== build 4 ==
// apb_fifo
module apb_fifo (
    input  wire                   clk,         
    input  wire                   rst,         
    input  wire                   psel,        
    input  wire [3:0]            paddr,       
    input  wire [31:0]            pwdata,      
    input  wire                   penable,     
    input  wire                   pwrite,      
    output reg  [31:0]            prdata,      
    output reg                    pready       
);
clock: 1.75 ns
lec_check: 0
abc_area: 1
cap_margin: 25
core_aspect_ratio: 1.11
core_margin: 2
core_utilization: 72
cts_cluster_diameter: 346
cts_cluster_size: 14
gpl_timing_driven: 1
place_density_lb_addon: 0.06
setup_slack_margin: -0.04
slew_margin: 35
run.sh (not shown) runs the stock make flow with config.mk's settings and CLKGATE_MAP_FILE=.
The flow completed for build 4, but it is not clean: the layout still shows negative setup slack.
Input-level comparison between build 77 and build 4:
# build 4
export LEC_CHECK = 0
export ABC_AREA = 1
export CAP_MARGIN = 25
export CORE_ASPECT_RATIO = 1.11
export CORE_MARGIN = 2
export CORE_UTILIZATION = 72
export CTS_CLUSTER_DIAMETER = 346
export CTS_CLUSTER_SIZE = 14
export GPL_TIMING_DRIVEN = 1
export PLACE_DENSITY_LB_ADDON = 0.06
export SETUP_SLACK_MARGIN = -0.04
export SLEW_MARGIN = 35
create_clock -name core_clock -period 1.75 [get_ports {clk}]
# build 77
export LEC_CHECK = 0
export CAP_MARGIN = 20
export CORE_MARGIN = 2
export CORE_UTILIZATION = 72
export CTS_CLUSTER_SIZE = 15
export SLEW_MARGIN = 20
create_clock -name core_clock -period 1.89 [get_ports {clk}]
==> results <==
Build 77 finished all stages; however, its layout fails the closing checks, the failures being negative setup slack.
Looking only at met2 track demand over resource, and setting everything else aside, the lower value of build 77 and build 4 goes to build 77.
Changes observed in build 77 relative to build 4: number of cells produced by synthesis saw a decrease; total track usage fell 2.5 points; worst hold slack now smaller; final instance area has increased.
Build 77 vs build 4 — number of multi-input logic gates dropped by more than a quarter
A timing startpoint of the critical path of addr[2] is what build 4 shows, while addr[3] belongs to build 77.
Build 77 vs build 4, topmost layer with routed signal wires: met4 vs met5
Here is what was changed in the inputs of build 6 compared with build 77.
# build 77
export LEC_CHECK = 0
export CAP_MARGIN = 20
export CORE_MARGIN = 2
export CORE_UTILIZATION = 72
export CTS_CLUSTER_SIZE = 15
export SLEW_MARGIN = 20
create_clock -name core_clock -period 1.89 [get_ports {clk}]
# build 6
export LEC_CHECK = 0
export CAP_MARGIN = 0
export CORE_MARGIN = 2
export CORE_UTILIZATION = 70
export CTS_CLUSTER_SIZE = 33
export SLEW_MARGIN = 20
create_clock -name core_clock -period 2.57 [get_ports {clk}]
Results
Build 77 and build 6: one clean run, build 6; the rest did not finish clean. The layout from build 77, despite a flow that completed every stage, fails the layout checks, with the failing checks listed as negative setup slack. Comparing build 77 against build 6, there is no change at all in maximum clock insertion buffer count. Build 6 ended with less global-route total usage across every layer than build 77. Build 6 ends up with a part of the cycle the worst path needs that is 15 points lower than in build 77. Going from build 77 to build 6, global routing usage on met3 shrinks by 0.47 points. Lower peak clock frequency supported by timing goes to build 6 over build 77. Number of clock buffer instances in the layout sits lower in build 6 than in build 77. Compared with build 77, in build 6 final critical delay including setup and external delays +0.35 ns, fraction of power spent switching nets now sits lower, final net count went down about 6%.
What build 9 does differently from build 6 at the input level:
# build 6
export LEC_CHECK = 0
export CAP_MARGIN = 0
export CORE_MARGIN = 2
export CORE_UTILIZATION = 70
export CTS_CLUSTER_SIZE = 33
export SLEW_MARGIN = 20
create_clock -name core_clock -period 2.57 [get_ports {clk}]
# build 9
export LEC_CHECK = 0
export CAP_MARGIN = 40
export CORE_MARGIN = 2
export CORE_UTILIZATION = 72
export CTS_CLUSTER_SIZE = 15
export SETUP_SLACK_MARGIN = -0.19
export SLEW_MARGIN = 20
create_clock -name core_clock -period 1.89 [get_ports {clk}]
Results
- [build 9] flow finished | final checks: failed | reasons: negative setup slack
- Build 9 vs build 6 — met3 usage in global routing rose 1.1 points.
- Re number of cell rows: build 9 is 1.4% down on build 6.
- Comparing the two runs side by side, build 9 comes out behind build 6 on worst setup margin.
- Row leakage power: build 9 higher / build 6 lower
- Diff build 6 -> build 9: post-detailed-routing wire length climbed about 1.1%, final instance area saw an increase, first-pass GRT wire length higher, area share of buffers outside the clock network grew by 2.3 points.
- In terms of clock latency on the worst-skew pair, build 9 and build 6 differ only marginally.
- Any difference in layout sequential cell count between build 6 and build 9 is small enough to ignore.
Edits applied to the flow inputs when going from build 9 to build 3:
# build 9
export LEC_CHECK = 0
export CAP_MARGIN = 40
export CORE_MARGIN = 2
export CORE_UTILIZATION = 72
export CTS_CLUSTER_SIZE = 15
export SETUP_SLACK_MARGIN = -0.19
export SLEW_MARGIN = 20
create_clock -name core_clock -period 1.89 [get_ports {clk}]
# build 3
export LEC_CHECK = 0
export CAP_MARGIN = 20
export CORE_MARGIN = 2
export CORE_UTILIZATION = 67
export SLEW_MARGIN = 20
create_clock -name core_clock -period 3.4 [get_ports {clk}]
Notes after the runs:
- Per the final summary, build 3 finished and its layout is clean on timing, DRC and antenna.
- Layout checks on build 9: not met. Flow itself completed; violations: negative setup slack.
- Summary: with build 9 as the reference, chip area in build 3 moved up by a little under 10%.
- In build 3 relative to build 9, peak supply drop had gone down by more than half.
- Build 3 against build 9; number of nets in the layout is down by a few percent.
- Changes observed in build 3 relative to build 9: power -46%; global-route usage -2.6 points.
--- input diff build 3..build 66 ---
# build 3
export LEC_CHECK = 0
export CAP_MARGIN = 20
export CORE_MARGIN = 2
export CORE_UTILIZATION = 67
export SLEW_MARGIN = 20
create_clock -name core_clock -period 3.4 [get_ports {clk}]
# build 66
export LEC_CHECK = 0
export CAP_MARGIN = 0
export CORE_MARGIN = 2
export CORE_UTILIZATION = 70
export CTS_CLUSTER_SIZE = 33
export PLACE_DENSITY_LB_ADDON = 0.01
export SETUP_SLACK_MARGIN = 0.74
export SLEW_MARGIN = 20
export TNS_END_PERCENT = 75
create_clock -name core_clock -period 2.57 [get_ports {clk}]
Results
Fraction of the core area covered by cells at the end of the flow, build 66 and build 3: lower on build 3. Looking at portion of the clock cycle consumed by the worst path in the final layout, build 66 sits above build 3. In build 66 relative to build 3, wire length of the first global-routing pass had gone up by more than 10%. Build 3 → build 66: routed via count saw an increase; die boundary width went down by 2.1%; total power shows an increase of 18000 uW; largest vdd supply drop went up 44%; total met3 wirelength after detailed routing grew by 260%. The cell with the largest stage delay on the worst path comes out dfstp_2 in one run and and2_1 in the other, namely in build 66 and build 3 respectively.


Setup of run 1:
apb_fifo again, from the RTL that the note above started with.
Settings: LEC_CHECK=0, CAP_MARGIN=20, CELL_PAD_IN_SITES_GLOBAL_PLACEMENT=3, CORE_ASPECT_RATIO=1.77, CORE_MARGIN=8, CORE_UTILIZATION=59, CTS_CLUSTER_DIAMETER=75, CTS_CLUSTER_SIZE=95, PLACE_DENSITY=0.67, SETUP_SLACK_MARGIN=0.59, SLEW_MARGIN=20; clock period 2.12 ns.
Seen in the log of run 1: GPL-0301 during global placement without I/O, after which the run never completed.
#### Input delta (run 2 over run 1)
# run 1
export LEC_CHECK = 0
export CAP_MARGIN = 20
export CELL_PAD_IN_SITES_GLOBAL_PLACEMENT = 3
export CORE_ASPECT_RATIO = 1.77
export CORE_MARGIN = 8
export CORE_UTILIZATION = 59
export CTS_CLUSTER_DIAMETER = 75
export CTS_CLUSTER_SIZE = 95
export PLACE_DENSITY = 0.67
export SETUP_SLACK_MARGIN = 0.59
export SLEW_MARGIN = 20
create_clock -name core_clock -period 2.12 [get_ports {clk}]
# run 2
export LEC_CHECK = 0
export CAP_MARGIN = 20
export CORE_MARGIN = 2
export CORE_UTILIZATION = 58
export SLEW_MARGIN = 20
create_clock -name core_clock -period 2.57 [get_ports {clk}]
Notes after the runs:
Run 2 | stages: all done | timing, DRC, antenna: all pass
Re number of unique standard cell types used by synthesis: no difference whatsoever between run 2 and run 1.
Run 2 has horizontal die dimension above what run 1 had.
Against run 1, run 2 comes in about 9% lower on die area.
#### Input delta (run 3 over run 2)
# run 2
export LEC_CHECK = 0
export CAP_MARGIN = 20
export CORE_MARGIN = 2
export CORE_UTILIZATION = 58
export SLEW_MARGIN = 20
create_clock -name core_clock -period 2.57 [get_ports {clk}]
# run 3
export LEC_CHECK = 0
export ABC_AREA = 1
export CAP_MARGIN = 20
export CORE_MARGIN = 2
export CORE_UTILIZATION = 40
export SETUP_SLACK_MARGIN = 1.29
export SLEW_MARGIN = 20
create_clock -name core_clock -period 5.0 [get_ports {clk}]
No stage failed in run 3, and the final checks on the layout all came back clean.
Summary of run 3 over run 2: share of the cycle needed by the critical path after routing fell 30 points; met1 usage has decreased; number of cells in the design after placement shows an increase of 1334.
A beginning of the critical path of addr[0]$_DFFE_PN0P_ is what run 3 shows, while addr[3]$_DFFE_PN0P_ belongs to run 2.
Setup changes, run 3 to run 4
# run 3
export LEC_CHECK = 0
export ABC_AREA = 1
export CAP_MARGIN = 20
export CORE_MARGIN = 2
export CORE_UTILIZATION = 40
export SETUP_SLACK_MARGIN = 1.29
export SLEW_MARGIN = 20
create_clock -name core_clock -period 5.0 [get_ports {clk}]
# run 4
export LEC_CHECK = 0
export ABC_AREA = 0
export CAP_MARGIN = 20
export CELL_PAD_IN_SITES_DETAIL_PLACEMENT = 1
export CELL_PAD_IN_SITES_GLOBAL_PLACEMENT = 2
export CORE_ASPECT_RATIO = 1.77
export CORE_MARGIN = 2
export CORE_UTILIZATION = 40
export CTS_CLUSTER_SIZE = 51
export GPL_ROUTABILITY_DRIVEN = 0
export HOLD_SLACK_MARGIN = 0.02
export MIN_ROUTING_LAYER = met1
export PLACE_DENSITY_LB_ADDON = 0.26
export SETUP_SLACK_MARGIN = 1.29
export SLEW_MARGIN = 20
export TNS_END_PERCENT = 25
create_clock -name core_clock -period 5.0 [get_ports {clk}]
--- outcome ---
Run 4 vs run 3: worst hold slack down. Run comparison: run 3 source of the critical timing path addr[0]$_DFFE_PN0P_; run 4 source of the critical timing path addr[1]$_DFFE_PN0P_. From run 3 to run 4 the numbers moved as follows: via count of the first global-routing pass dropped 987, fraction of synthesized cell area in xor and xnor cells barely changed, final area climbed 350 um^2, synthesized cell area climbed about 2.5%, post-layout total power climbed about 5%. Run 4 has via density per instance above what run 3 had. Sort run 4 and run 3 by area growth from synthesis to final layout asc -> top: run 4.
> inputs changed (run 4 -> run 5)
# run 4
export LEC_CHECK = 0
export ABC_AREA = 0
export CAP_MARGIN = 20
export CELL_PAD_IN_SITES_DETAIL_PLACEMENT = 1
export CELL_PAD_IN_SITES_GLOBAL_PLACEMENT = 2
export CORE_ASPECT_RATIO = 1.77
export CORE_MARGIN = 2
export CORE_UTILIZATION = 40
export CTS_CLUSTER_SIZE = 51
export GPL_ROUTABILITY_DRIVEN = 0
export HOLD_SLACK_MARGIN = 0.02
export MIN_ROUTING_LAYER = met1
export PLACE_DENSITY_LB_ADDON = 0.26
export SETUP_SLACK_MARGIN = 1.29
export SLEW_MARGIN = 20
export TNS_END_PERCENT = 25
create_clock -name core_clock -period 5.0 [get_ports {clk}]
# run 5
export LEC_CHECK = 0
export ABC_AREA = 1
export CAP_MARGIN = 20
export CELL_PAD_IN_SITES_DETAIL_PLACEMENT = 2
export CELL_PAD_IN_SITES_GLOBAL_PLACEMENT = 2
export CORE_ASPECT_RATIO = 1.85
export CORE_MARGIN = 2
export CORE_UTILIZATION = 40
export CTS_CLUSTER_SIZE = 51
export HOLD_SLACK_MARGIN = 0.02
export MIN_ROUTING_LAYER = met1
export PLACE_DENSITY_LB_ADDON = 0.26
export SETUP_SLACK_MARGIN = 1.29
export SLEW_MARGIN = 20
export TNS_END_PERCENT = 25
create_clock -name core_clock -period 5.0 [get_ports {clk}]
## What came out
- Area after synthesis, run 5 and run 4: smaller value in run 5
- The cell area reported for run 5 is smaller than that of run 4 by about 2.2%.
- Run 5: flop share of the area 1.1 points above run 4
- Run 5: met2 usage is 15 points higher than what run 4 reported.
- Run 5 vs run 4 — first-pass GRT wire length climbed by more than a quarter
Power is estimated from default activity; no workload was simulated.
